[flow/run.sh]
#!/bin/bash
# the make line also repeats each setting of config.mk as NAME=value (left out here)
make -C /OpenROAD-flow-scripts/flow DESIGN_CONFIG=/design/flow/config.mk WORK_HOME=/design/flow/orfs CLKGATE_MAP_FILE= finish
[flow/constraint.sdc]
create_clock -name core_clock -period 7.24 [get_ports {clk}]
set_input_delay 1.4480 -clock core_clock [delete_from_list [all_inputs] [get_ports {clk}]]
set_output_delay 1.4480 -clock core_clock [all_outputs]
set_load 0.01 [all_outputs]
[flow/design.v]
module regfile(
		input [4:0] wr_num, input [31:0] wr_data, input wr_en,
		input [4:0] rd0_num, output [31:0] rd0_data,
		input [4:0] rd1_num, output [31:0] rd1_data,
		input clk);
    reg[31:0] data [1:31];  
	always @(posedge clk)
        if(wr_en && wr_num!=0) data[wr_num] <= wr_data;
   	assign rd0_data = (rd0_num!=0) ? data[rd0_num] : 32'h00000000;
   	assign rd1_data = (rd1_num!=0) ? data[rd1_num] : 32'h00000000;
endmodule
module mips(input clk, reset,
            input  [31:0] instr_in, data_in,
            output [31:0] instr_addr, data_addr, data_out,
            output        data_rd_wr);
    parameter [31:0] pc_init = 32'h80020000;
    localparam OP_SPECIAL  = 6'b000000, OP_SPECIAL2 = 6'b011100,
               OP_J = 6'b000010, OP_JAL = 6'b000011,
               OP_BEQ = 6'b000100, OP_BNE = 6'b000101,
               OP_ADDIU = 6'b001001, OP_SLTI = 6'b001010, OP_LUI = 6'b001111,
               OP_LW = 6'b100011, OP_SW = 6'b101011;
    localparam FN_SLL = 6'b000000, FN_JR = 6'b001000,
               FN_ADDU = 6'b100001, FN_SUBU = 6'b100011, FN_MUL = 6'b000010;
    localparam A_ADD = 3'd0, A_SUB = 3'd1, A_SLT = 3'd2, A_SLL = 3'd3,
               A_MUL = 3'd4, A_LUI = 3'd5, A_LINK = 3'd6;
    reg  [31:0] pc;
    reg         id_valid;
    reg  [31:0] id_instr, id_pc4;
    wire        stall;
    wire        id_redirect;
    wire [31:0] id_target;
    assign instr_addr = pc;
    always @(posedge clk) begin
        if (reset) begin
            pc       <= pc_init;
            id_valid <= 1'b0;
        end else if (!stall) begin
            pc       <= id_redirect ? id_target : pc + 32'd4;
            id_valid <= 1'b1;
        end
        if (reset || !stall) begin
            id_instr <= instr_in;
            id_pc4   <= pc + 32'd4;
        end
    end
    wire [5:0]  op    = id_instr[31:26];
    wire [4:0]  f_rs  = id_instr[25:21];
    wire [4:0]  f_rt  = id_instr[20:16];
    wire [4:0]  f_rd  = id_instr[15:11];
    wire [4:0]  f_sa  = id_instr[10:6];
    wire [5:0]  fn    = id_instr[5:0];
    wire [15:0] f_imm = id_instr[15:0];
    wire [31:0] simm  = {{16{f_imm[15]}}, f_imm};
    reg        d_use_rs, d_use_rt, d_wr, d_load, d_store, d_imm, d_br_rs;
    reg        d_beq, d_bne, d_j, d_jr;
    reg [4:0]  d_dst;
    reg [2:0]  d_alu;
    always @* begin
        d_use_rs = 1'b0; d_use_rt = 1'b0; d_wr = 1'b0; d_load = 1'b0;
        d_store = 1'b0; d_imm = 1'b0; d_beq = 1'b0; d_bne = 1'b0;
        d_j = 1'b0; d_jr = 1'b0; d_dst = 5'd0; d_alu = A_ADD; d_br_rs = 1'b0;
        case (op)
            OP_ADDIU: begin d_use_rs = 1'b1; d_wr = 1'b1; d_dst = f_rt; d_imm = 1'b1; d_alu = A_ADD; end
            OP_SLTI:  begin d_use_rs = 1'b1; d_wr = 1'b1; d_dst = f_rt; d_imm = 1'b1; d_alu = A_SLT; end
            OP_LUI:   begin d_wr = 1'b1; d_dst = f_rt; d_alu = A_LUI; end
            OP_LW:    begin d_use_rs = 1'b1; d_wr = 1'b1; d_dst = f_rt; d_imm = 1'b1; d_load = 1'b1; end
            OP_SW:    begin d_use_rs = 1'b1; d_use_rt = 1'b1; d_imm = 1'b1; d_store = 1'b1; end
            OP_BEQ:   begin d_use_rs = 1'b1; d_use_rt = 1'b1; d_beq = 1'b1; end
            OP_BNE:   begin d_use_rs = 1'b1; d_use_rt = 1'b1; d_bne = 1'b1; end
            OP_J:     begin d_j = 1'b1; end
            OP_JAL:   begin d_j = 1'b1; d_wr = 1'b1; d_dst = 5'd31; d_alu = A_LINK; end
            OP_SPECIAL: case (fn)
                FN_SLL:  begin d_use_rt = 1'b1; d_wr = 1'b1; d_dst = f_rd; d_alu = A_SLL; end
                FN_JR:   begin d_use_rs = 1'b1; d_jr = 1'b1; end
                FN_SUBU: begin d_use_rs = 1'b1; d_use_rt = 1'b1; d_wr = 1'b1; d_dst = f_rd; d_alu = A_SUB; end
                default: begin d_use_rs = 1'b1; d_use_rt = 1'b1; d_wr = 1'b1; d_dst = f_rd; d_alu = A_ADD; end  
            endcase
            OP_SPECIAL2: if (fn == FN_MUL) begin
                d_use_rs = 1'b1; d_use_rt = 1'b1; d_wr = 1'b1; d_dst = f_rd; d_alu = A_MUL;
            end
            default: ;
        endcase
        if (d_dst == 5'd0) d_wr = 1'b0;
    end
    wire d_branch = d_beq | d_bne | d_jr;    
    reg        wb_wr;
    reg [4:0]  wb_dst;
    reg [31:0] wb_res;
    wire [31:0] rf_rs, rf_rt;
    regfile regs(.wr_num(wb_dst), .wr_data(wb_res), .wr_en(wb_wr),
                 .rd0_num(f_rs), .rd0_data(rf_rs),
                 .rd1_num(f_rt), .rd1_data(rf_rt),
                 .clk(clk));
    wire [31:0] id_rs_wb = (wb_wr && wb_dst == f_rs) ? wb_res : rf_rs;
    wire [31:0] id_rt_wb = (wb_wr && wb_dst == f_rt) ? wb_res : rf_rt;
    reg        ex_valid, ex_wr, ex_load, ex_store, ex_imm;
    reg [4:0]  ex_dst, ex_rs, ex_rt, ex_sa;
    reg [2:0]  ex_alu;
    reg [31:0] ex_a, ex_b, ex_simm, ex_link;
    reg        me_valid, me_wr, me_load, me_store;
    reg [4:0]  me_dst;
    reg [31:0] me_res, me_sdata;
    wire [31:0] br_rs = (me_valid && me_wr && me_dst == f_rs) ? me_res : id_rs_wb;
    wire [31:0] br_rt = (me_valid && me_wr && me_dst == f_rt) ? me_res : id_rt_wb;
    wire hz_rs = d_use_rs && f_rs != 5'd0;
    wire hz_rt = d_use_rt && f_rt != 5'd0;
    wire ex_hit = ex_valid && ex_wr && ((hz_rs && ex_dst == f_rs) || (hz_rt && ex_dst == f_rt));
    wire me_hit = me_valid && me_wr && me_load && ((hz_rs && me_dst == f_rs) || (hz_rt && me_dst == f_rt));
    assign stall = id_valid && ((ex_hit && (ex_load || d_branch)) || (me_hit && d_branch));
    wire br_eq = (br_rs == br_rt);
    assign id_redirect = id_valid && !stall &&
                         (d_j || d_jr || (d_beq && br_eq) || (d_bne && !br_eq));
    assign id_target = d_jr ? br_rs :
                       d_j  ? {id_pc4[31:28], id_instr[25:0], 2'b00} :
                              id_pc4 + {simm[29:0], 2'b00};
    always @(posedge clk) begin
        if (reset) begin
            ex_valid <= 1'b0;
        end else begin
            ex_valid <= id_valid && !stall;
        end
        ex_wr    <= d_wr && id_valid && !stall;
        ex_load  <= d_load;
        ex_store <= d_store && id_valid && !stall;
        ex_imm   <= d_imm;
        ex_alu   <= d_alu;
        ex_dst   <= d_dst;
        ex_rs    <= f_rs;
        ex_rt    <= f_rt;
        ex_sa    <= f_sa;
        ex_a     <= id_rs_wb;
        ex_b     <= id_rt_wb;
        ex_simm  <= simm;
        ex_link  <= id_pc4 + 32'd4;
    end
    wire [31:0] fa = (me_valid && me_wr && me_dst == ex_rs) ? me_res :
                     (wb_wr && wb_dst == ex_rs) ? wb_res : ex_a;
    wire [31:0] fb = (me_valid && me_wr && me_dst == ex_rt) ? me_res :
                     (wb_wr && wb_dst == ex_rt) ? wb_res : ex_b;
    wire [31:0] opb = ex_imm ? ex_simm : fb;
    reg [31:0] alu_y;
    always @* begin
        case (ex_alu)
            A_SUB:   alu_y = fa - opb;
            A_SLT:   alu_y = {31'd0, $signed(fa) < $signed(opb)};
            A_SLL:   alu_y = fb << ex_sa;
            A_MUL:   alu_y = fa * fb;
            A_LUI:   alu_y = {ex_simm[15:0], 16'd0};
            A_LINK:  alu_y = ex_link;
            default: alu_y = fa + opb;
        endcase
    end
    always @(posedge clk) begin
        if (reset) begin
            me_valid <= 1'b0;
            me_store <= 1'b0;
        end else begin
            me_valid <= ex_valid;
            me_store <= ex_valid && ex_store;
        end
        me_wr    <= ex_valid && ex_wr;
        me_load  <= ex_load;
        me_dst   <= ex_dst;
        me_res   <= alu_y;
        me_sdata <= fb;
    end
    assign data_addr  = me_res;
    assign data_out   = me_sdata;
    assign data_rd_wr = ~me_store;
    always @(posedge clk) begin
        if (reset) wb_wr <= 1'b0;
        else       wb_wr <= me_valid && me_wr;
        wb_dst <= me_dst;
        wb_res <= me_load ? data_in : me_res;
    end
endmodule
[flow/config.mk]
export PLATFORM = sky130hd
export DESIGN_NAME = mips
export DESIGN_NICKNAME = mips
export VERILOG_FILES = /design/flow/design.v
export SDC_FILE = /design/flow/constraint.sdc
export NUM_CORES = 4
export LEC_CHECK = 0
export CAP_MARGIN = 20
export CORE_MARGIN = 2
export CORE_UTILIZATION = 70
export CTS_CLUSTER_DIAMETER = 41
export CTS_CLUSTER_SIZE = 39
export HOLD_SLACK_MARGIN = 0.24
export PLACE_DENSITY = 0.6
export SETUP_SLACK_MARGIN = 2.0
export SLEW_MARGIN = 20
==> ci_impl_report.md, run 1 <==
### Metrics collected by this job

| Metric | Value |
|---|---|
| Outcome | stopped before the end |
| Halt Stage | global routing (5_1_grt) |
| Err | [ERROR GRT-0116] Global routing finished with congestion. Check the congestion regions in the DRC Viewer. |
| Post-synth top cells | edfxtp_1, nor2_1, inv_1 |
| Sequential-to-total area share from yosys stat | 0.446 |
| Total number of yosys warnings | 2 |
| Syn_area_per_cell | about 12 um^2 |
| Ys flop type | edfxtp_1 |
| Post-DP HPWL | 240000 um |
| Num Clock Sinks | approximately 1300 |
| Compound Share, Synth | 0.0988 |
| Simple-Gate Area Share | 0.0864 |
| Hold buffers post-CTS | 0 |
| Input/output buffers | ~160 |
| CTS root buf | clkbuf_16 |
| IO Pins | 163 |
| H-tree depth | 4 |
| Distinct lib cells | 97 |
| Cell Rows | 127 |
| Top-count cell post-synth | edfxtp_1 |
| Synth area leader | edfxtp_1 |
| Core ar. | 119000 um^2 |
| Remaining global-route overflow | 1 |
| Comb area leader | multiplexers |
| Clk buf depth | 3 |
| Post-synth top area share | 0.377 |
| Post-synth area from yosys stat | 84100 um^2 |
| Gr usage total | 0.702 |
| Mux share | 0.159 |
| Cell area leaders | edfxtp_1, mux4_2, fa_1, dfxtp_1, ha_1 |
| Die Y | 351 um |
| Syn_nets | ~7600 |
| Global placement routability congestion | 1.08 |
| Register bit total from synthesis | 1348 |
| Xor/xnor share | 0.0282 |
| Fa+ha+maj area frac | 0.130 |
| Gate Count Post-Synth | 6903 |
| # Cells Yosys | 6903 |
| Chip width | 351 um |
| Place WS | -1.59 ns |
| FP Util | 0.704 |
| CTS buffer count | ~150 |
| Mapped Area | 84100 um^2 |
| Post-synth EDFFs | 1056 |
| FFs w/ async S/R, synth | 0 |
| Die Area | 123000 um^2 |
==> what timing repair did <==
| action | 4_1_cts |
|---|---|
| endpoints found under the setup margin | 61 |
| pin swaps | 118 |
| cloned | 11 |
| gates resized | 276 |
| buffers inserted | 101 |
==> routing by layer <==
| layer | overflow | track usage |
|---|---|---|
| met4 | 1 | 0.601 |
| met3 | 0 | 0.557 |
| met5 | 0 | 0.319 |
| met1 | 0 | 0.744 |
| met2 | 0 | 0.853 |
==> through the flow <==
step | cells | area [um^2] | utilization
3_5_place_dp | 8954 | 92300 | 0.773
2_1_floorplan | 6903 | 84700 | -
3_3_place_gp | 8954 | 92300 | 0.773
4_1_cts | 9331 | 99900 | 0.836
==> run 2, diff against run 1 <==
Settings changed: ABC_AREA set to 0, CAP_MARGIN 20 to 0, CELL_PAD_IN_SITES_DETAIL_PLACEMENT set to 2, CELL_PAD_IN_SITES_GLOBAL_PLACEMENT set to 3, CORE_ASPECT_RATIO set to 1.48, CORE_UTILIZATION 70 to 71, CTS_CLUSTER_DIAMETER 41 to not set, CTS_CLUSTER_SIZE 39 to not set, GPL_ROUTABILITY_DRIVEN set to 0, GPL_TIMING_DRIVEN set to 0, HOLD_SLACK_MARGIN 0.24 to not set, MAX_ROUTING_LAYER set to met4, PLACE_DENSITY 0.6 to not set, SETUP_SLACK_MARGIN 2.0 to 2.43, TNS_END_PERCENT set to 5.
Clock period 7.24 ns to 11.0 ns, I/O delays scaled along.
==> run 2 against run 1 <==
Against the previous run:
- synthesized area unchanged
- the run fails in global placement without I/O (3_1_place_gp_skip_io)
- synthesized cell count did not move
- die area shrank 1.3%
==> ci_impl_report.md, run 2 <==
### Metrics collected by this job

| Metric | Value |
|---|---|
| Outcome | stopped before the end (unchanged) |
| Halt Stage | global placement without I/O (3_1_place_gp_skip_io) (was global routing (5_1_grt)) |
| Err | [ERROR GPL-0301] Utilization 128.766 % exceeds 100%. (was [ERROR GRT-0116] Global routing finished with congestion. Check the congestion regions in the DRC Viewer.) |
| Sequential-to-total area share from yosys stat | 0.446 (unchanged) |
| FP Util | 0.716 (was 0.704) |
| Die Y | 423 um (was 351 um) |
| Distinct lib cells | 97 (unchanged) |
| Post-synth top cells | edfxtp_1, nor2_1, inv_1 (unchanged) |
| Gate Count Post-Synth | 6903 (unchanged) |
| # Cells Yosys | 6903 (unchanged) |
| Comb area leader | multiplexers (unchanged) |
| Mapped Area | 84100 um^2 (unchanged) |
| Post-synth top area share | 0.377 (unchanged) |
| Syn_nets | 7597 (unchanged) |
| Mux share | 0.159 (unchanged) |
| Die Area | 121000 um^2 (was 123000 um^2) |
| Ys flop type | edfxtp_1 (unchanged) |
| Post-synth area from yosys stat | 84100 um^2 (unchanged) |
| Synth area leader | edfxtp_1 (unchanged) |
| Compound Share, Synth | 0.0988 (unchanged) |
| Top-count cell post-synth | edfxtp_1 (unchanged) |
| Post-synth EDFFs | 1056 (unchanged) |
| Xor/xnor share | 0.0282 (unchanged) |
| Fa+ha+maj area frac | 0.130 (unchanged) |
| Cell Rows | 153 (was 127) |
| Total number of yosys warnings | 2 (unchanged) |
| Syn_area_per_cell | 12.2 um^2 (unchanged) |
| Core ar. | 118000 um^2 (was 119000 um^2) |
| Register bit total from synthesis | 1348 (unchanged) |
| FFs w/ async S/R, synth | 0 (unchanged) |
| Simple-Gate Area Share | 0.0864 (unchanged) |
| Chip width | 287 um (was 351 um) |
| Cell area leaders | edfxtp_1, mux4_2, fa_1, dfxtp_1, ha_1 (unchanged) |
==> run 3, diff against run 2 <==
Settings changed: ABC_AREA 0 to not set, CAP_MARGIN 0 to 20, CELL_PAD_IN_SITES_DETAIL_PLACEMENT 2 to 0, CELL_PAD_IN_SITES_GLOBAL_PLACEMENT 3 to not set, CORE_ASPECT_RATIO 1.48 to 0.64, CORE_UTILIZATION 71 to 58, GPL_ROUTABILITY_DRIVEN 0 to not set, GPL_TIMING_DRIVEN 0 to not set, MAX_ROUTING_LAYER met4 to not set, PLACE_DENSITY set to 0.39, SETUP_SLACK_MARGIN 2.43 to 2.12, SLEW_MARGIN 20 to 15, TNS_END_PERCENT 5 to 95.
Clock period 11.0 ns to 12.1 ns, I/O delays scaled along.
==> run 3 against run 2 <==
Against the previous run:
- the run now finishes clean
- synthesized cell count unchanged
- die area is 22% higher
- synthesized area unchanged
==> ci_impl_report.md, run 3 <==
### Metrics collected by this job

| Metric | Value |
|---|---|
| Placed Instances | 8801 |
| Global placement routability congestion | 1.05 |
| Reg clk slew, reported paths | roughly 0.07 ns |
| Critical Path End Type | register |
| Xor/xnor share | 0.0282 (unchanged) |
| Initial DRC count | ~12000 |
| Fill cells | between 10000 and 15000 |
| Worst slew margin | 0.107 |
| Mapped Area | 84100 um^2 (unchanged) |
| Data required time of the worst path | 12.78 ns |
| Max-cap viol count | 0 |
| Clk ins delay skew pair | 0.80 ns |
| Simple-Gate Area Share | 0.0864 (unchanged) |
| Crit path arrival time | 10.39 ns |
| Vias per cell | slightly above 7 |
| Fmax | 103 MHz |
| DR vias | 64796 |
| Die Y | 309 um (was 423 um) |
| Gr usage total | 0.445 |
| IO Pins | 163 |
| FFs w/ async S/R, synth | 0 (unchanged) |
| Post-synth area from yosys stat | 84100 um^2 (unchanged) |
| Die Area | 148000 um^2 (was 121000 um^2) |
| Ys flop type | edfxtp_1 (unchanged) |
| R2R Setup Slk | approximately 2.4 ns |
| Outcome | no timing/DRC/antenna violations (was stopped before the end) |
| Hold path endpoint | me_load |
| # Cells Yosys | 6903 (unchanged) |
| Non-filler cells, final | a little over 9000 |
| Fin. max-slew vios | 0 |
| Log Warnings | 60 |
| Cell Rows | 111 (was 153) |
| R2r endpoint | me_res[25] |
| Input/output buffers | 162 |
| Top-count cell post-synth | edfxtp_1 (unchanged) |
| WL final | 333000 um |
| Vias in the first global route | 60588 |
| Global-route wire length before repair | between 400000 and 500000 um |
| Hold path depth | 0 |
| Fa+ha+maj area frac | 0.130 (unchanged) |
| Reg2Reg Depth | 34 |
| Post-synth top area share | 0.377 (unchanged) |
| Setup CP Type | reg2reg |
| Cell area leaders | edfxtp_1, mux4_2, fa_1, dfxtp_1, ha_1 (unchanged) |
| CP Max Fanout | 21 |
| H-tree depth | 4 |
| Reg2reg start | wb_dst[0] |
| Cell depth of the worst setup path | 34 |
| FP Util | 0.586 (was 0.716) |
| Register bit total from synthesis | 1348 (unchanged) |
| Final period util | 0.802 |
| Synth area leader | edfxtp_1 (unchanged) |
| Core ar. | 144000 um^2 (was 118000 um^2) |
| Gate Count Post-Synth | 6903 (unchanged) |
| Hold Crit Class | reg2reg |
| Sequential-to-total area share from yosys stat | 0.446 (unchanged) |
| Tmin final | around 9.7 ns |
| Mux share | 0.159 (unchanged) |
| CP startpoint kind | register |
| Total number of yosys warnings | 2 (unchanged) |
| Post-synth EDFFs | 1056 (unchanged) |
| Buf/Inv on CP | 7 |
| HP Start | ex_load |
| Hold buffers post-CTS | 0 |
| Area Overhead vs Synth | 10.6% |
| Setup TNS | 0 ns |
| Compound Share, Synth | 0.0988 (unchanged) |
| CTS root buf | clkbuf_16 |
| Slew @ Worst Pin | 1.30 ns |
| Num Clock Sinks | 1348 |
| Distinct lib cells | 97 (unchanged) |
| Slowest cell on crit path | or4_1 |
| CP max stage delay | ~0.56 ns |
| Layout Nets | 7735 |
| Final hold violations | 0 |
| Remaining global-route overflow | 0 |
| Syn_area_per_cell | 12.2 um^2 (unchanged) |
| Critical path's most frequent cell | fa_1 |
| CTS buffer count | 133 |
| Largest net degree at the start of global routing | about 86 |
| Clk buf depth | 3 |
| Worst Setup SP | wb_dst[0] |
| DRC | 0 |
| WL/cell | 36.7 um |
| Post-DP HPWL | roughly 230000 um |
| Chip width | 480 um (was 287 um) |
| Initial antenna violation count | 21 |
| Syn_nets | 7597 (unchanged) |
| CTS tree | built |
| Post-route ant nets | 0 |
| Comb area leader | multiplexers (unchanged) |
| Clock Skew | 0.0338 ns |
| CP endpoint | me_res[25] |
| Drt pass-1 iters | 10 |
| Post-synth top cells | edfxtp_1, nor2_1, inv_1 (unchanged) |
| RSZ-0062 raised after global routing | false |
| Crit path max-delay family | adder cells |
| Final setup viols | 0 |
-- run 3: final cells by class --
| type | count | area [um^2] | area share |
|---|---|---|---|
| diodes | 7 | 17.5 | 0.000188 |
| clock buffers | 173 | 3600 | 0.0387 |
| clock inverters | 66 | 701 | 0.00753 |
| inverters | 581 | 2200 | 0.0236 |
| multi-input cells | 4537 | 42800 | 0.460 |
| flip-flops and latches | 1348 | 37600 | 0.404 |
| well taps | 1921 | 2400 | 0.0258 |
| repair buffers | 440 | 3760 | 0.0404 |
-- run 3: through the flow --
| stage | cell area (um^2) | setup slack [ns] | hold slack, ns | util |
|---|---|---|---|---|
| 6_report | 93100 | 2.39 | 0.352 | 0.648 |
| 5_1_grt | 93000 | 2.12 | 0.352 | 0.648 |
| 4_1_cts | 92700 | 2.27 | 0.348 | 0.645 |
| 3_5_place_dp | 88300 | 1.35 | 0.339 | 0.615 |
| 3_3_place_gp | 88300 | 1.50 | 0.337 | 0.615 |
| 2_1_floorplan | 84100 | 3.14 | 0.331 | - |
-- run 3: layer usage --
metal,up-vias,part of all wire,GRT usage
met5,-,0.00051,0
met4,18,0.040,0.156
met3,811,0.20,0.241
met2,5898,0.38,0.552
met1,32432,0.38,0.649
li1,25637,-,-
-- run 3: timing repair --
action                                 4_1_cts  5_1_grt
pin swaps                                    0        3
setup endpoints to repair                   19       15
gates cloned                                 0        3
gates resized                               10       29
setup buffers                                0       14
endpoints found under the hold margin        0        0
==> run 4, diff against run 3 <==
Settings changed: CELL_PAD_IN_SITES_DETAIL_PLACEMENT 0 to not set, CELL_PAD_IN_SITES_GLOBAL_PLACEMENT set to 2, CORE_ASPECT_RATIO 0.64 to not set, CORE_UTILIZATION 58 to 40, CTS_CLUSTER_SIZE set to 41, GPL_ROUTABILITY_DRIVEN set to 0, PLACE_DENSITY 0.39 to not set, PLACE_DENSITY_LB_ADDON set to 0.07, SETUP_SLACK_MARGIN 2.12 to 0.07, SLEW_MARGIN 15 to 20, TNS_END_PERCENT 95 to not set.
Clock period 12.1 ns to 11.0 ns, I/O delays scaled along.
==> run 4 against run 3 <==
Against the previous run:
- via count down 3.7%
- critical path depth fell by 1
- clock skew grew 0.012 ns
- flip-flop count is the same
- first-iteration DRC count shrank 29%
- highest routed layer unchanged
==> ci_impl_report.md, run 4 <==
### Metrics collected by this job

| Metric | Value |
|---|---|
| Reg2reg start | wb_dst[4] (was wb_dst[0]) |
| Crit path max-delay family | adder cells (unchanged) |
| CP startpoint kind | register (unchanged) |
| CP endpoint | me_res[30] (was me_res[25]) |
| Clk buf depth | 3 (unchanged) |
| Fin. max-slew vios | 0 (unchanged) |
| Fill cells | 19277 (was 10893) |
| Chip width | 463 um (was 480 um) |
| Simple-Gate Area Share | 0.0864 (unchanged) |
| Mapped Area | 84100 um^2 (unchanged) |
| Outcome | no timing/DRC/antenna violations (unchanged) |
| Post-CTS resize count | 0 (was 10) |
| WL final | 360000 um (was 333000 um) |
| DR vias | 62421 (was 64796) |
| Top-count cell post-synth | edfxtp_1 (unchanged) |
| Sequential-to-total area share from yosys stat | 0.446 (unchanged) |
| Non-filler cells, final | 10028 (was 9073) |
| Cell Rows | 168 (was 111) |
| Reg2Reg Depth | 33 (was 34) |
| Total number of yosys warnings | 2 (unchanged) |
| Distinct lib cells | 97 (unchanged) |
| Largest net degree at the start of global routing | 104 (was 86) |
| Initial DRC count | 8537 (was 11995) |
| Syn_nets | 7597 (unchanged) |
| Storage cell area | 37600 um^2 (about the same) |
| Compound Share, Synth | 0.0988 (unchanged) |
| DRC | 0 (unchanged) |
| Area Overhead vs Synth | 13.0% (was 10.6%) |
| Clk ins delay skew pair | 0.84 ns (was 0.80 ns) |
| Die Area | 214000 um^2 (was 148000 um^2) |
| Post-DP HPWL | 248000 um (was 229000 um) |
| Worst Setup SP | wb_dst[4] (was wb_dst[0]) |
| Logic area | 42600 um^2 (was 42800 um^2) |
| Critical path's most frequent cell | fa_1 (unchanged) |
| Tmin final | 10.32 ns (was 9.71 ns) |
| CP Max Fanout | 19 (was 21) |
| FFs w/ async S/R, synth | 0 (unchanged) |
| Core ar. | 209000 um^2 (was 144000 um^2) |
| CTS buffer count | 160 (was 133) |
| Die Y | 463 um (was 309 um) |
| Drt pass-1 iters | 8 (was 10) |
| # Cells Yosys | 6903 (unchanged) |
| CTS root buf | clkbuf_16 (unchanged) |
| Crit path arrival time | 11.05 ns (was 10.39 ns) |
| Slowest cell on crit path | clkinv_1 (was or4_1) |
| Gate Count Post-Synth | 6903 (unchanged) |
| Hold buffers post-CTS | 0 (unchanged) |
| Post-synth top area share | 0.377 (unchanged) |
| Global-route wire length before repair | 497000 um (was 460000 um) |
| Ys flop type | edfxtp_1 (unchanged) |
| H-tree depth | 4 (unchanged) |
| Final hold violations | 0 (unchanged) |
| Mux share | 0.159 (unchanged) |
| Slew @ Worst Pin | 1.22 ns (was 1.30 ns) |
| Buf/Inv on CP | 6 (was 7) |
| Hold path depth | 0 (unchanged) |
| Setup TNS | 0 ns (unchanged) |
| RSZ-0062 raised after global routing | false (unchanged) |
| Num Clock Sinks | 1348 (unchanged) |
| FP Util | 0.402 (was 0.586) |
| Layout Nets | 7774 (was 7735) |
| Register bit total from synthesis | 1348 (unchanged) |
| Place WS | 0.918 ns (was 1.35 ns) |
| PnR worst setup slack | 0.682 ns (was 2.39 ns) |
| Fmax | 96.9 MHz (was 103 MHz) |
| Critical Path End Type | register (unchanged) |
| IO Pins | 163 (unchanged) |
| Hold Crit Class | reg2reg (unchanged) |
| Xor/xnor share | 0.0282 (unchanged) |
| Vias in the first global route | 61544 (was 60588) |
| Data required time of the worst path | 11.73 ns (was 12.78 ns) |
| Vias per cell | 6.22 (was 7.14) |
| Comb area leader | multiplexers (unchanged) |
| R2R Setup Slk | 0.68 ns (was 2.39 ns) |
| Max-cap viol count | 0 (unchanged) |
| Initial antenna violation count | 30 (was 21) |
| Log Warnings | 61 (was 60) |
| Placed Instances | 9722 (was 8801) |
| Post-synth area from yosys stat | 84100 um^2 (unchanged) |
| Hold path endpoint | me_load (unchanged) |
| Reg clk slew, reported paths | 0.07 ns (about the same) |
| Post-synth EDFFs | 1056 (unchanged) |
| Remaining global-route overflow | 0 (unchanged) |
| Final setup viols | 0 (unchanged) |
| Fa+ha+maj area frac | 0.130 (unchanged) |
| Clock Skew | 0.0458 ns (was 0.0338 ns) |
| Cell depth of the worst setup path | 33 (was 34) |
| R2r endpoint | me_res[30] (was me_res[25]) |
| Final period util | 0.938 (was 0.802) |
| Synth area leader | edfxtp_1 (unchanged) |
| Post-route ant nets | 0 (unchanged) |
| Post-CTS Setup Inserts | 0 (unchanged) |
| Input/output buffers | 162 (unchanged) |
| Gr usage total | 0.331 (was 0.445) |
| Post-synth top cells | edfxtp_1, nor2_1, inv_1 (unchanged) |
| HP Start | ex_load (unchanged) |
| Syn_area_per_cell | 12.2 um^2 (unchanged) |
| Setup CP Type | reg2reg (unchanged) |
| CP max stage delay | 0.73 ns (was 0.56 ns) |
| CTS tree | built (unchanged) |
| WL/cell | 35.9 um (was 36.7 um) |
| Worst slew margin | 0.186 (was 0.107) |
| Cell area leaders | edfxtp_1, mux4_2, fa_1, dfxtp_1, ha_1 (unchanged) |
==> run 4: layout make-up <==
type,count,share of cell area
multi-input combinational,4534,0.448
tap,2805,0.0369
timing repair buffer,455,0.0418
clock buffer,207,0.0450
clock inverter,88,0.00904
inverter,581,0.0230
antenna,10,0.000263
sequential,1348,0.396
==> run 4: per-layer routing <==
metal / share of wire / wire [um] / GRT usage
met4: 0.039 / 14200 / 0.114
met3: 0.095 / 34100 / 0.0633
met1: 0.43 / 155000 / 0.483
met2: 0.44 / 157000 / 0.494
met5: 0.00014 / 51 / 0
==> run 4: per-stage QoR <==
| stage | cell area, um^2 | hold WS (ns) | utilization |
|---|---|---|---|
| after detailed placement | 89900 | 0.355 | 0.429 |
| final | 95000 | 0.370 | 0.454 |
| after global routing | 95000 | 0.383 | 0.454 |
| after global placement | 89800 | 0.355 | 0.429 |
| after CTS | 95000 | 0.370 | 0.454 |
| after floorplan | 84100 | 0.331 | - |
==> run 5, diff against run 4 <==
Settings changed: CELL_PAD_IN_SITES_GLOBAL_PLACEMENT 2 to not set, CTS_CLUSTER_SIZE 41 to not set, GPL_ROUTABILITY_DRIVEN 0 to not set, PLACE_DENSITY set to 0.6, PLACE_DENSITY_LB_ADDON 0.07 to not set, SETUP_SLACK_MARGIN 0.07 to not set.
Clock period 11.0 ns to 15.4 ns, I/O delays scaled along.
==> run 5 against run 4 <==
Against the previous run:
- final area shrank 0.70%
- critical path type unchanged
- synthesized area unchanged
- routed wire length fell by 9.7%
==> ci_impl_report.md, run 5 <==
### Metrics collected by this job

| Metric | Value |
|---|---|
| Register bit total from synthesis | 1348 (unchanged) |
| Post-DP HPWL | 223000 um (was 248000 um) |
| Top-count cell post-synth | edfxtp_1 (unchanged) |
| Final hold violations | 0 (unchanged) |
| Post-CTS Setup Inserts | 0 (unchanged) |
| R2R Setup Slk | 4.51 ns (was 0.68 ns) |
| Max-cap viol count | 0 (unchanged) |
| Final hold slack | 0.368 ns (was 0.370 ns) |
| Simple-Gate Area Share | 0.0864 (unchanged) |
| Reg clk slew, reported paths | 0.07 ns (about the same) |
| WL/cell | 32.7 um (was 35.9 um) |
| Setup CP Type | reg2reg (unchanged) |
| Post-synth top cells | edfxtp_1, nor2_1, inv_1 (unchanged) |
| Fmax | 91.9 MHz (was 96.9 MHz) |
| Hold Crit Class | reg2reg (unchanged) |
| CTS root buf | clkbuf_16 (unchanged) |
| Reg2reg start | wb_dst[4] (unchanged) |
| HP Start | ex_load (unchanged) |
| Distinct lib cells | 97 (unchanged) |
| Syn_nets | 7597 (unchanged) |
| Buf/Inv on CP | 3 (was 6) |
| Synth area leader | edfxtp_1 (unchanged) |
| FP Util | 0.402 (unchanged) |
| Worst Setup SP | wb_dst[4] (unchanged) |
| Die Y | 463 um (unchanged) |
| Remaining global-route overflow | 0 (unchanged) |
| Fa+ha+maj area frac | 0.130 (unchanged) |
| Num Clock Sinks | 1348 (unchanged) |
| Post-synth EDFFs | 1056 (unchanged) |
| Comb area leader | multiplexers (unchanged) |
| Highest routed layer | met5 (unchanged) |
| Area Overhead vs Synth | 12.2% (was 13.0%) |
| Critical Path End Type | register (unchanged) |
| PnR worst setup slack | 4.51 ns (was 0.682 ns) |
| CP startpoint kind | register (unchanged) |
| CP endpoint | me_res[31] (was me_res[30]) |
| Chip width | 463 um (unchanged) |
| Input/output buffers | 162 (unchanged) |
| Global placement routability congestion | 1.00 |
| R2r endpoint | me_res[31] (was me_res[30]) |
| Setup TNS | 0 ns (unchanged) |
| Total number of yosys warnings | 2 (unchanged) |
| Met3 Wirelength | 34800 um (was 34100 um) |
| DRC | 0 (unchanged) |
| Critical path's most frequent cell | fa_1 (unchanged) |
| Ys flop type | edfxtp_1 (unchanged) |
| Gr usage total | 0.298 (was 0.331) |
| Outcome | no timing/DRC/antenna violations (unchanged) |
| Slowest cell on crit path | dfxtp_1 (was clkinv_1) |
| DR vias | 62234 (was 62421) |
| Metal-1 WL | 120000 um (was 155000 um) |
| Place WS | 4.68 ns (was 0.918 ns) |
| Clock Skew | 0.0513 ns (was 0.0458 ns) |
| Initial DRC count | 8563 (was 8537) |
| CP Max Fanout | 23 (was 19) |
| Hold path depth | 0 (unchanged) |
| FFs w/ async S/R, synth | 0 (unchanged) |
| Largest net degree at the start of global routing | 112 (was 104) |
| Xor/xnor share | 0.0282 (unchanged) |
| RSZ-0062 raised after global routing | false (unchanged) |
| Core ar. | 209000 um^2 (unchanged) |
| Drt pass-1 iters | 8 (unchanged) |
| Clk buf depth | 3 (unchanged) |
| Mapped Area | 84100 um^2 (unchanged) |
| Fin. max-slew vios | 0 (unchanged) |
| Cell area leaders | edfxtp_1, mux4_2, fa_1, dfxtp_1, ha_1 (unchanged) |
| Final period util | 0.707 (was 0.938) |
| Post-route ant nets | 0 (unchanged) |
| Post-synth area from yosys stat | 84100 um^2 (unchanged) |
| Post-CTS resize count | 0 (unchanged) |
| Crit path arrival time | 11.58 ns (was 11.05 ns) |
| CTS tree | built (unchanged) |
| Sequential-to-total area share from yosys stat | 0.446 (unchanged) |
| Compound Share, Synth | 0.0988 (unchanged) |
| H-tree depth | 4 (unchanged) |
| Gate Count Post-Synth | 6903 (unchanged) |
| Logic area | 42600 um^2 (about the same) |
| IO Pins | 163 (unchanged) |
| Reg2Reg Depth | 30 (was 33) |
| Tmin final | 10.89 ns (was 10.32 ns) |
| Initial antenna violation count | 11 (was 30) |
| Met2 WL | 148000 um (was 157000 um) |
| CTS buffer count | 151 (was 160) |
| Log Warnings | 60 (was 61) |
| Post-synth top area share | 0.377 (unchanged) |
| Fill cells | 19032 (was 19277) |
| CP max stage delay | 0.98 ns (was 0.73 ns) |
| Hold path endpoint | me_load (unchanged) |
| Vias in the first global route | 61787 (was 61544) |
| Slew @ Worst Pin | 1.28 ns (was 1.22 ns) |
| Final setup viols | 0 (unchanged) |
| Vias per cell | 6.27 (was 6.22) |
| Syn_area_per_cell | 12.2 um^2 (unchanged) |
| WL final | 325000 um (was 360000 um) |
| Data required time of the worst path | 16.09 ns (was 11.73 ns) |
| Global-route wire length before repair | 458000 um (was 497000 um) |
| Final core utilization | 0.451 (was 0.454) |
| Crit path max-delay family | adder cells (unchanged) |
| Cell Rows | 168 (unchanged) |
| Mux share | 0.159 (unchanged) |
| Cell depth of the worst setup path | 30 (was 33) |
| Storage cell area | 37600 um^2 (unchanged) |
| Hold buffers post-CTS | 0 (unchanged) |
| Die Area | 214000 um^2 (unchanged) |
| Worst slew margin | 0.149 (was 0.186) |
| Layout Nets | 7696 (was 7774) |
| # Cells Yosys | 6903 (unchanged) |
| Clk ins delay skew pair | 0.83 ns (was 0.84 ns) |
-- run 5: through the flow --
step           cell area [um^2]  std cells
3_5_place_dp              89300       9653
6_report                  94400       9931
2_1_floorplan             84100       6903
3_3_place_gp              89200       9651
5_1_grt                   94400       9931
4_1_cts                   94300       9929
-- run 5: routing by layer --
metal,vias to the layer above,GRT usage
met4,8,0.179
li1,25587,-
met1,31661,0.382
met3,952,0.0639
met2,4026,0.463
met5,-,0.000446
-- run 5: area by class of cell --
class	instances	share of cell area
antenna	1	0.0000265
clock buffer	197	0.0436
clock inverter	79	0.0103
inverter	581	0.0231
multi-input combinational	4534	0.451
sequential	1348	0.398
tap	2805	0.0372
timing repair buffer	386	0.0360
==> run 6, diff against run 5 <==
Settings changed: CAP_MARGIN 20 to 15, CELL_PAD_IN_SITES_DETAIL_PLACEMENT set to 0, CORE_ASPECT_RATIO set to 1.28, CORE_UTILIZATION 40 to 58, CTS_CLUSTER_DIAMETER set to 30, PLACE_DENSITY 0.6 to 0.39, SETUP_SLACK_MARGIN set to 0.8, SLEW_MARGIN 20 to 15, TNS_END_PERCENT set to 95.
Clock period 15.4 ns to 6.23 ns, I/O delays scaled along.
==> run 6 against run 5 <==
Against the previous run:
- now fails the layout checks on negative setup slack
- critical path depth grew 4
- final area is 9.8% higher
- sequential share of layout area decreased by 3.6 points
- worst hold slack got worse by 0.0037 ns
- first-iteration DRC count rose by 9.2%
- die area decreased by 31%
- global-route usage rose by 18 points
- maximum frequency is 25% higher
- critical endpoint is now me_res[21]
- largest cell class unchanged
- highest routed layer unchanged
==> ci_impl_report.md, run 6 <==
### Metrics collected by this job

| Metric | Value |
|---|---|
| Clock Skew | 0.0668 ns (was 0.0513 ns) |
| Die Y | 435 um (was 463 um) |
| Critical path's most frequent cell | fa_1 (unchanged) |
| CTS tree | built (unchanged) |
| CP max stage delay | 0.62 ns (was 0.98 ns) |
| Clk buf depth | 3 (unchanged) |
| Hold Crit Class | reg2reg (unchanged) |
| Num Clock Sinks | 1348 (unchanged) |
| Post-synth EDFFs | 1056 (unchanged) |
| Reg clk slew, reported paths | 0.06 ns (was 0.07 ns) |
| Final setup viols | 28 (was 0) |
| Metal-1 WL | 110000 um (was 120000 um) |
| Input/output buffers | 162 (unchanged) |
| Fa+ha+maj area frac | 0.130 (unchanged) |
| Place WS | -2.78 ns (was 4.68 ns) |
| Cell depth of the worst setup path | 34 (was 30) |
| CP endpoint | me_res[21] (was me_res[31]) |
| CP Max Fanout | 6 (was 23) |
| Clk ins delay skew pair | 0.90 ns (was 0.83 ns) |
| Reg2Reg Depth | 34 (was 30) |
| CTS root buf | clkbuf_16 (unchanged) |
| Drt pass-1 iters | 8 (unchanged) |
| Sequential-to-total area share from yosys stat | 0.446 (unchanged) |
| Failed Checks | negative setup slack |
| Vias per cell | 6.93 (was 6.27) |
| Non-filler cells, final | 9877 (was 9931) |
| R2R Setup Slk | -2.49 ns (was 4.51 ns) |
| Crit path arrival time | 9.43 ns (was 11.58 ns) |
| Data required time of the worst path | 6.94 ns (was 16.09 ns) |
| Met2 WL | 159000 um (was 148000 um) |
| Tmin final | 8.72 ns (was 10.89 ns) |
| Fill cells | 9771 (was 19032) |
| Slowest cell on crit path | fa_2 (was dfxtp_1) |
| Chip width | 341 um (was 463 um) |
| Distinct lib cells | 97 (unchanged) |
| Total number of yosys warnings | 2 (unchanged) |
| Slew @ Worst Pin | 1.25 ns (was 1.28 ns) |
| Largest net degree at the start of global routing | 72 (was 112) |
| Crit path max-delay family | adder cells (unchanged) |
| Placed Instances | 9350 (was 9653) |
| Mapped Area | 84100 um^2 (unchanged) |
| Compound Share, Synth | 0.0988 (unchanged) |
| Worst Setup SP | ex_rt[1] (was wb_dst[4]) |
| Simple-Gate Area Share | 0.0864 (unchanged) |
| Mux share | 0.159 (unchanged) |
| HP Start | ex_load (unchanged) |
| Die Area | 148000 um^2 (was 214000 um^2) |
| Post-synth area from yosys stat | 84100 um^2 (unchanged) |
| Hold path endpoint | me_load (unchanged) |
| Xor/xnor share | 0.0282 (unchanged) |
| Vias in the first global route | 68297 (was 61787) |
| Core ar. | 145000 um^2 (was 209000 um^2) |
| # Cells Yosys | 6903 (unchanged) |
| Buf/Inv on CP | 10 (was 3) |
| Top-count cell post-synth | edfxtp_1 (unchanged) |
| Fin. max-slew vios | 0 (unchanged) |
| Fmax | 115 MHz (was 91.9 MHz) |
| Log Warnings | 65 (was 60) |
| Critical Path End Type | register (unchanged) |
| Area Overhead vs Synth | 23.2% (was 12.2%) |
| Outcome | finished with violations (was no timing/DRC/antenna violations) |
| CTS buffer count | 227 (was 151) |
| Global placement routability congestion | 1.05 (was 1.00) |
| Syn_nets | 7597 (unchanged) |
| Highest routed layer | met5 (unchanged) |
| Post-route ant nets | 0 (unchanged) |
| Met3 Wirelength | 42200 um (was 34800 um) |
| WL final | 355000 um (was 325000 um) |
| Post-synth top area share | 0.377 (unchanged) |
| Comb area leader | multiplexers (unchanged) |
| Cell Rows | 158 (was 168) |
| CP startpoint kind | register (unchanged) |
| Initial DRC count | 9355 (was 8563) |
| FFs w/ async S/R, synth | 0 (unchanged) |
| Cell area leaders | edfxtp_1, mux4_2, fa_1, dfxtp_1, ha_1 (unchanged) |
| Register bit total from synthesis | 1348 (unchanged) |
| Gate Count Post-Synth | 6903 (unchanged) |
| Worst slew margin | 0.162 (was 0.149) |
| PnR worst setup slack | -2.49 ns (was 4.51 ns) |
| Setup CP Type | reg2reg (unchanged) |
| Ys flop type | edfxtp_1 (unchanged) |
| FP Util | 0.582 (was 0.402) |
| DRC | 0 (unchanged) |
| Syn_area_per_cell | 12.2 um^2 (unchanged) |
| WL/cell | 35.9 um (was 32.7 um) |
| Post-DP HPWL | 247000 um (was 223000 um) |
| Final hold violations | 0 (unchanged) |
| Reg2reg start | ex_rt[1] (was wb_dst[4]) |
| RSZ-0062 raised after global routing | true (was false) |
| R2r endpoint | me_res[21] (was me_res[31]) |
| Layout Nets | 8425 (was 7696) |
| Global-route wire length before repair | 497000 um (was 458000 um) |
| Remaining global-route overflow | 0 (unchanged) |
| Initial antenna violation count | 26 (was 11) |
| Hold path depth | 0 (unchanged) |
| Final period util | 1.40 (was 0.707) |
| Gr usage total | 0.478 (was 0.298) |
| DR vias | 68410 (was 62234) |
| Post-synth top cells | edfxtp_1, nor2_1, inv_1 (unchanged) |
| Synth area leader | edfxtp_1 (unchanged) |
| H-tree depth | 4 (unchanged) |
| Max-cap viol count | 0 (unchanged) |
| IO Pins | 163 (unchanged) |
run 6: what timing repair did:
action / CTS / global route
cloned: 1 / 1
hold buffers: 0 / 0
pin swaps: 66 / 92
setup buffers: 40 / 30
setup endpoints to repair: 43 / 59
resized: 167 / 94
run 6: per-layer routing:
layer,vias to the layer above,track usage
met5,-,0.000651
met4,16,0.452
met3,1860,0.133
met2,5831,0.730
met1,33521,0.540
li1,27182,-
run 6: cell type report:
| class | count | area, um^2 | share of cell area |
|---|---|---|---|
| Multi-Input combinational cell | 4534 | 43800 | 0.423 |
| Sequential cell | 1348 | 37600 | 0.363 |
| Timing Repair Buffer | 1039 | 9410 | 0.0908 |
| Clock buffer | 248 | 5910 | 0.0570 |
| Tap cell | 1920 | 2400 | 0.0232 |
| Clock inverter | 185 | 2240 | 0.0216 |
| Inverter | 581 | 2210 | 0.0214 |
| Antenna cell | 22 | 55.1 | 0.000531 |
run 6: through the flow:
stage                      util  TNS [ns]  cell area [um^2]  hold slack [ns]
final                     0.717    -50.55            104000            0.364
after global routing      0.717    -55.81            104000            0.383
after CTS                 0.712    -47.07            103000            0.361
after detailed placement  0.648    -52.34             93600            0.345
after global placement    0.648    -50.86             93600            0.345
after floorplan               -    -30.56             84600            0.331
==> run 7, diff against run 6 <==
Settings changed: ABC_AREA set to 1, CAP_MARGIN 15 to 20, CELL_PAD_IN_SITES_DETAIL_PLACEMENT 0 to 1, CELL_PAD_IN_SITES_GLOBAL_PLACEMENT set to 0, CORE_ASPECT_RATIO 1.28 to not set, CORE_UTILIZATION 58 to 40, CTS_CLUSTER_DIAMETER 30 to not set, CTS_CLUSTER_SIZE set to 21, GPL_ROUTABILITY_DRIVEN set to 0, GPL_TIMING_DRIVEN set to 0, MAX_ROUTING_LAYER set to met5, MIN_ROUTING_LAYER set to met2, PLACE_DENSITY 0.39 to not set, PLACE_DENSITY_LB_ADDON set to 0.07, SETUP_SLACK_MARGIN 0.8 to 2.47, SLEW_MARGIN 15 to 20, TNS_END_PERCENT 95 to not set.
Clock period 6.23 ns to 11.0 ns, I/O delays scaled along.
==> run 7 against run 6 <==
Against the previous run:
- the run now fails in global routing (5_1_grt)
- die area grew 51%
- synthesized cell count grew 50%
- synthesized area grew 4.4%
==> ci_impl_report.md, run 7 <==
### Metrics collected by this job

| Metric | Value |
|---|---|
| Mapped Area | 87900 um^2 (was 84100 um^2) |
| Die Y | 473 um (was 435 um) |
| # Cells Yosys | 10325 (was 6903) |
| Post-synth EDFFs | 1056 (unchanged) |
| Fa+ha+maj area frac | 0.125 (was 0.130) |
| Gate Count Post-Synth | 10325 (was 6903) |
| Mux share | 0.000570 (was 0.159) |
| Halt Stage | global routing (5_1_grt) |
| Simple-Gate Area Share | 0.192 (was 0.0864) |
| Err | [ERROR GRT-0116] Global routing finished with congestion. Check the congestion regions in the DRC Viewer. |
| Post-synth area from yosys stat | 87900 um^2 (was 84100 um^2) |
| Chip width | 473 um (was 341 um) |
| Comb area leader | simple AND/OR/NAND/NOR gates (was multiplexers) |
| Sequential-to-total area share from yosys stat | 0.427 (was 0.446) |
| Syn_area_per_cell | 8.51 um^2 (was 12.2 um^2) |
| Register bit total from synthesis | 1348 (unchanged) |
| Die Area | 223000 um^2 (was 148000 um^2) |
| Outcome | stopped before the end (was finished with violations) |
| Cell Rows | 172 (was 158) |
| Clk buf depth | 3 (unchanged) |
| Num Clock Sinks | 1348 (unchanged) |
| Total number of yosys warnings | 2 (unchanged) |
| H-tree depth | 4 (unchanged) |
| Place WS | -1.10 ns (was -2.78 ns) |
| Remaining global-route overflow | 5566 |
| Post-DP HPWL | 405000 um (was 247000 um) |
| Compound Share, Synth | 0.146 (was 0.0988) |
| Xor/xnor share | 0.0143 (was 0.0282) |
| CTS buffer count | 156 (was 227) |
| Post-synth top cells | nand2_1, inv_1, nand3_1 (was edfxtp_1, nor2_1, inv_1) |
| Top-count cell post-synth | nand2_1 (was edfxtp_1) |
| Input/output buffers | 161 (was 162) |
| Core ar. | 219000 um^2 (was 145000 um^2) |
| Ys flop type | edfxtp_1 (unchanged) |
| Cell area leaders | edfxtp_1, fa_1, nand2_1, nand3_1, dfxtp_1 (was edfxtp_1, mux4_2, fa_1, dfxtp_1, ha_1) |
| Syn_nets | 11019 (was 7597) |
| CTS root buf | clkbuf_16 (unchanged) |
| FP Util | 0.401 (was 0.582) |
| FFs w/ async S/R, synth | 0 (unchanged) |
| Distinct lib cells | 68 (was 97) |
| Synth area leader | edfxtp_1 (unchanged) |
| IO Pins | 163 (unchanged) |
| Gr usage total | 0.889 |
| Post-synth top area share | 0.361 (was 0.377) |
run 7: timing repair:
action / CTS
resized: 275
endpoints found under the setup margin: 24
pin swaps: 26
cloned: 0
hold buffers: 0
buffers inserted: 56
run 7: metrics by stage:
stage | util | setup TNS, ns | cells | instance area (um^2)
after global placement | 0.425 | -3.88 | 13357 | 93100
after floorplan | - | 0 | 10325 | 87900
after CTS | 0.467 | 0 | 13818 | 102000
after detailed placement | 0.437 | -6.21 | 13481 | 95700
run 7: per-layer routing:
layer	global-route usage	overflow
met1	-	-
met2	0.881	918
met3	0.986	3665
met4	0.753	553
met5	0.856	430
==> run 8, diff against run 7 <==
Settings changed: ABC_AREA 1 to not set, CELL_PAD_IN_SITES_DETAIL_PLACEMENT 1 to not set, CELL_PAD_IN_SITES_GLOBAL_PLACEMENT 0 to not set, CORE_UTILIZATION 40 to 61, CTS_CLUSTER_DIAMETER set to 357, CTS_CLUSTER_SIZE 21 to not set, GPL_ROUTABILITY_DRIVEN 0 to not set, GPL_TIMING_DRIVEN 0 to not set, MAX_ROUTING_LAYER met5 to met4, MIN_ROUTING_LAYER met2 to not set, PLACE_DENSITY set to 0.6, PLACE_DENSITY_LB_ADDON 0.07 to not set, SETUP_SLACK_MARGIN 2.47 to not set.
Clock period 11.0 ns to 5.5 ns, I/O delays scaled along.
==> run 8 against run 7 <==
Against the previous run:
- the layout now fails its checks (negative setup slack)
- synthesized area fell by 4.3%
- die area shrank 37%
- synthesized cell count fell by 33%
==> ci_impl_report.md, run 8 <==
### Metrics collected by this job

| Metric | Value |
|---|---|
| R2r endpoint | me_res[27] |
| CTS tree | built |
| Initial DRC count | between 10000 and 15000 |
| Slew @ Worst Pin | 1.14 ns |
| Slowest cell on crit path | or4_4 |
| Post-synth EDFFs | 1056 (unchanged) |
| Fin. max-slew vios | 0 |
| FP Util | 0.613 (was 0.401) |
| Crit path arrival time | 9.45 ns |
| Crit path max-delay family | adder cells |
| Placed Instances | 9389 (was 13481) |
| CP max stage delay | around 0.6 ns |
| Vias in the first global route | 67355 |
| Fmax | 114 MHz |
| R2R Setup Slk | -3.27 ns |
| Syn_nets | 7597 (was 11019) |
| Fill cells | roughly 9000 |
| Cell Rows | 136 (was 172) |
| Global placement routability congestion | 1.06 |
| Post-route ant nets | 0 |
| Hold path depth | 0 |
| Fin area | roughly 100000 um^2 |
| CP endpoint | me_res[27] |
| Vias per cell | 7.10 |
| Critical path's most frequent cell | fa_1 |
| Initial antenna violation count | 21 |
| IO Pins | 163 (unchanged) |
| Mux share | 0.159 (was 0.000570) |
| Total number of yosys warnings | 2 (unchanged) |
| Outcome | finished with violations (was stopped before the end) |
| Comb area leader | multiplexers (was simple AND/OR/NAND/NOR gates) |
| Fa+ha+maj area frac | 0.130 (was 0.125) |
| Gate Count Post-Synth | 6903 (was 10325) |
| Max-cap viol count | 0 |
| Hold path endpoint | me_load |
| FFs w/ async S/R, synth | 0 (unchanged) |
| RSZ-0062 raised after global routing | true |
| # Cells Yosys | 6903 (was 10325) |
| Final period util | 1.59 |
| Critical Path End Type | register |
| Final core utilization | 0.741 |
| Reg2Reg Depth | 32 |
| Sequential-to-total area share from yosys stat | 0.446 (was 0.427) |
| Reg clk slew, reported paths | around 0.060 ns |
| PnR worst setup slack | -3.27 ns |
| Input/output buffers | 162 (was 161) |
| Area Overhead vs Synth | 20.7% |
| WL final | 343000 um |
| CP startpoint kind | register |
| Failed Checks | negative setup slack |
| Mapped Area | 84100 um^2 (was 87900 um^2) |
| Buf/Inv on CP | 6 |
| Final hold violations | 0 |
| Cell depth of the worst setup path | 32 |
| Setup TNS | -69.92 ns |
| Register bit total from synthesis | 1348 (unchanged) |
| Clk ins delay skew pair | around 0.83 ns |
| Placed Area | 94800 um^2 (was 95700 um^2) |
| Xor/xnor share | 0.0282 (was 0.0143) |
| Compound Share, Synth | 0.0988 (was 0.146) |
| Hold Crit Class | reg2reg |
| HP Start | ex_load |
| Largest net degree at the start of global routing | slightly above 70 |
| Remaining global-route overflow | 0 |
| CP Max Fanout | 5 |
| Cell area leaders | edfxtp_1, mux4_2, fa_1, dfxtp_1, ha_1 (was edfxtp_1, fa_1, nand2_1, nand3_1, dfxtp_1) |
| Num Clock Sinks | 1348 (unchanged) |
| Drt pass-1 iters | 6 |
| Non-filler cells, final | 9733 |
| Tmin final | 8.77 ns |
| Clk buf depth | 3 (unchanged) |
| DR vias | 69105 |
| WL/cell | between 30 and 40 um |
| Final setup viols | 37 |
| Data required time of the worst path | approximately 6.2 ns |
| Post-DP HPWL | 246000 um (was 405000 um) |
| Final hold slack | ~0.35 ns |
| CTS root buf | clkbuf_16 (unchanged) |
| Post-synth top cells | edfxtp_1, nor2_1, inv_1 (was nand2_1, inv_1, nand3_1) |
| Die Area | 141000 um^2 (was 223000 um^2) |
| Chip width | 375 um (was 473 um) |
| Die Y | 375 um (was 473 um) |
| DRC | 0 |
| Clock Skew | 0.0601 ns |
| Syn_area_per_cell | 12.2 um^2 (was 8.51 um^2) |
| H-tree depth | 4 (unchanged) |
| Top-count cell post-synth | edfxtp_1 (was nand2_1) |
| Setup CP Type | reg2reg |
| Simple-Gate Area Share | 0.0864 (was 0.192) |
| Synth area leader | edfxtp_1 (unchanged) |
| Log Warnings | 63 |
| CTS buffer count | 142 (was 156) |
| Distinct lib cells | 97 (was 68) |
| Post-synth top area share | 0.377 (was 0.361) |
| Worst Setup SP | ex_rt[4] |
| Ys flop type | edfxtp_1 (unchanged) |
| Reg2reg start | ex_rt[4] |
| Global-route wire length before repair | between 400000 and 500000 um |
| Worst slew margin | 0.232 |
| Core ar. | 137000 um^2 (was 219000 um^2) |
| Gr usage total | 0.497 |
| Post-synth area from yosys stat | 84100 um^2 (was 87900 um^2) |
| Layout Nets | between 8000 and 9000 |
run 8: cell type report:
| type | count | area [um^2] | area share |
|---|---|---|---|
| Sequential cell | 1348 | 37600 | 0.370 |
| Inverter | 581 | 2210 | 0.0218 |
| Timing Repair Buffer | 1197 | 10700 | 0.106 |
| Tap cell | 1794 | 2240 | 0.0221 |
| Clock inverter | 79 | 942 | 0.00927 |
| Clock buffer | 182 | 3860 | 0.0380 |
| Antenna cell | 18 | 45.0 | 0.000443 |
| Multi-Input combinational cell | 4534 | 43900 | 0.433 |
run 8: what timing repair did:
action                     CTS  global route
cloned                       0             1
gates resized              143           144
setup endpoints to repair   30            55
buffers inserted            29            44
hold buffers                 0             0
pin swaps                   48           102
run 8: metal layers:
metal,GRT usage,vias to the layer above,part of all wire
met5,-,-,0
met4,0.256,0,0.065
met3,0.198,1317,0.17
met2,0.670,6432,0.41
met1,0.648,34151,0.35
li1,-,27205,-
run 8: metrics by stage:
stage | worst slack, ns
after floorplan | -2.57
after global placement | -3.06
after detailed placement | -3.13
after CTS | -2.99
after global routing | -3.48
final | -3.27
==> run 9, diff against run 8 <==
Settings changed: CAP_MARGIN 20 to 15, CELL_PAD_IN_SITES_DETAIL_PLACEMENT set to 0, CORE_ASPECT_RATIO set to 1.28, CORE_UTILIZATION 61 to 64, CTS_CLUSTER_DIAMETER 357 to 30, MAX_ROUTING_LAYER met4 to not set, PLACE_DENSITY 0.6 to 0.62, SETUP_SLACK_MARGIN set to 0.8, SLEW_MARGIN 20 to 15, TNS_END_PERCENT set to 95.
Clock period 5.5 ns to 8.21 ns, I/O delays scaled along.
==> run 9 against run 8 <==
Against the previous run:
- the run now fails in global routing (5_1_grt)
- die area fell by 4.6%
- synthesized cell count did not move
- synthesized area unchanged
==> ci_impl_report.md, run 9 <==
### Metrics collected by this job

| Metric | Value |
|---|---|
| Syn_nets | 7597 (unchanged) |
| Cell Rows | 150 (was 136) |
| Fa+ha+maj area frac | 0.130 (unchanged) |
| CTS root buf | clkbuf_16 (unchanged) |
| Compound Share, Synth | 0.0988 (unchanged) |
| CTS buffer count | 216 (was 142) |
| Die Y | 414 um (was 375 um) |
| FP Util | 0.644 (was 0.613) |
| Distinct lib cells | 97 (unchanged) |
| Halt Stage | global routing (5_1_grt) |
| Simple-Gate Area Share | 0.0864 (unchanged) |
| Post-synth top area share | 0.377 (unchanged) |
| Post-synth area from yosys stat | 84100 um^2 (unchanged) |
| # Cells Yosys | 6903 (unchanged) |
| Mapped Area | 84100 um^2 (unchanged) |
| Synth area leader | edfxtp_1 (unchanged) |
| Post-synth top cells | edfxtp_1, nor2_1, inv_1 (unchanged) |
| Placed Area | 91600 um^2 (was 94800 um^2) |
| H-tree depth | 4 (unchanged) |
| Sequential-to-total area share from yosys stat | 0.446 (unchanged) |
| FFs w/ async S/R, synth | 0 (unchanged) |
| Ys flop type | edfxtp_1 (unchanged) |
| Outcome | stopped before the end (was finished with violations) |
| Post-synth EDFFs | 1056 (unchanged) |
| Post-DP HPWL | 246000 um (about the same) |
| Input/output buffers | 162 (unchanged) |
| IO Pins | 163 (unchanged) |
| Top-count cell post-synth | edfxtp_1 (unchanged) |
| Placed Instances | 9007 (was 9389) |
| Gate Count Post-Synth | 6903 (unchanged) |
| Chip width | 324 um (was 375 um) |
| Cell area leaders | edfxtp_1, mux4_2, fa_1, dfxtp_1, ha_1 (unchanged) |
| Total number of yosys warnings | 2 (unchanged) |
| Die Area | 134000 um^2 (was 141000 um^2) |
| Clk buf depth | 3 (unchanged) |
| Global placement routability congestion | 1.06 (about the same) |
| Register bit total from synthesis | 1348 (unchanged) |
| Comb area leader | multiplexers (unchanged) |
| Mux share | 0.159 (unchanged) |
| Syn_area_per_cell | 12.2 um^2 (unchanged) |
| Core ar. | 131000 um^2 (was 137000 um^2) |
| Num Clock Sinks | 1348 (unchanged) |
| Xor/xnor share | 0.0282 (unchanged) |
## run 9: per-stage QoR
stage	util	TNS (ns)	setup WS, ns
global placement	0.701	-8.62	-0.800
floorplan	-	0	0.142
detailed placement	0.701	-9.43	-0.793
CTS	0.768	-5.45	-0.483
## run 9: what timing repair did
action                     4_1_cts
cloned                           1
setup endpoints to repair       23
hold buffers                     0
setup buffers                   46
gates resized                  175
pin swaps                       91
==> run 10, diff against run 9 <==
Settings changed: ABC_AREA set to 1, CAP_MARGIN 15 to 0, CORE_ASPECT_RATIO 1.28 to not set, CORE_UTILIZATION 64 to 71, CTS_CLUSTER_DIAMETER 30 to not set, GPL_ROUTABILITY_DRIVEN set to 0, GPL_TIMING_DRIVEN set to 0, MAX_ROUTING_LAYER set to met4, PLACE_DENSITY 0.62 to not set, SETUP_SLACK_MARGIN 0.8 to 2.43, SLEW_MARGIN 15 to 20, TNS_END_PERCENT 95 to 30.
Clock period 8.21 ns to 11.0 ns, I/O delays scaled along.
==> run 10 against run 9 <==
Against the previous run:
- the flow again stops in global routing (5_1_grt)
- die area decreased by 5.8%
- synthesized area increased by 4.4%
- synthesized cell count increased by 50%
==> ci_impl_report.md, run 10 <==
### Metrics collected by this job

| Metric | Value |
|---|---|
| Outcome | stopped before the end (unchanged) |
| Halt Stage | global routing (5_1_grt) (unchanged) |
| Err | [ERROR GRT-0116] Global routing finished with congestion. Check the congestion regions in the DRC Viewer. |
| FFs w/ async S/R, synth | 0 (unchanged) |
| IO Pins | 163 (unchanged) |
| CTS root buf | clkbuf_16 (unchanged) |
| Post-synth top cells | nand2_1, inv_1, nand3_1 (was edfxtp_1, nor2_1, inv_1) |
| Hold buffers post-CTS | 0 (unchanged) |
| Distinct lib cells | 68 (was 97) |
| # Cells Yosys | 10325 (was 6903) |
| Syn_area_per_cell | 8.51 um^2 (was 12.2 um^2) |
| Compound Share, Synth | 0.146 (was 0.0988) |
| Top-count cell post-synth | nand2_1 (was edfxtp_1) |
| Cell Rows | 129 (was 150) |
| Core ar. | 123000 um^2 (was 131000 um^2) |
| Mux share | 0.000570 (was 0.159) |
| Remaining global-route overflow | between 150 and 200 |
| Input/output buffers | 161 (was 162) |
| Gate Count Post-Synth | 10325 (was 6903) |
| Ys flop type | edfxtp_1 (unchanged) |
| Mapped Area | 87900 um^2 (was 84100 um^2) |
| Sequential-to-total area share from yosys stat | 0.427 (was 0.446) |
| Fa+ha+maj area frac | 0.125 (was 0.130) |
| Post-DP HPWL | 325000 um (was 246000 um) |
| Post-synth EDFFs | 1056 (unchanged) |
| Simple-Gate Area Share | 0.192 (was 0.0864) |
| Die Area | 127000 um^2 (was 134000 um^2) |
| Register bit total from synthesis | 1348 (unchanged) |
| Gr usage total | 0.788 |
| Cell area leaders | edfxtp_1, fa_1, nand2_1, nand3_1, dfxtp_1 (was edfxtp_1, mux4_2, fa_1, dfxtp_1, ha_1) |
| H-tree depth | 4 (unchanged) |
| Total number of yosys warnings | 2 (unchanged) |
| Syn_nets | 11019 (was 7597) |
| Post-synth top area share | 0.361 (was 0.377) |
| Xor/xnor share | 0.0143 (was 0.0282) |
| Die Y | 356 um (was 414 um) |
| FP Util | 0.713 (was 0.644) |
| Chip width | 356 um (was 324 um) |
| Num Clock Sinks | 1348 (unchanged) |
| Clk buf depth | 3 (unchanged) |
| Post-synth area from yosys stat | 87900 um^2 (was 84100 um^2) |
| CTS buffer count | 141 (was 216) |
| Synth area leader | edfxtp_1 (unchanged) |
| Comb area leader | simple AND/OR/NAND/NOR gates (was multiplexers) |
-- run 10: layer usage --
metal / global-route usage / GRT overflow
met5: - / -
met4: 0.683 / 48
met3: 0.679 / 21
met2: 0.881 / 84
met1: 0.821 / 10
-- run 10: stage by stage --
step           std cells  setup TNS [ns]  worst slack [ns]  instance area [um^2]
3_5_place_dp       12220         -0.0426           -0.0426                 93500
4_1_cts            12497               0              2.35                 98900
2_1_floorplan      10325               0              3.11                 87900
3_3_place_gp       12123         -0.0271           -0.0271                 91500
-- run 10: timing repair --
action / CTS
endpoints found under the hold margin: 0
gates cloned: 0
setup endpoints to repair: 23
buffers inserted: 17
pin swaps: 10
resized: 158
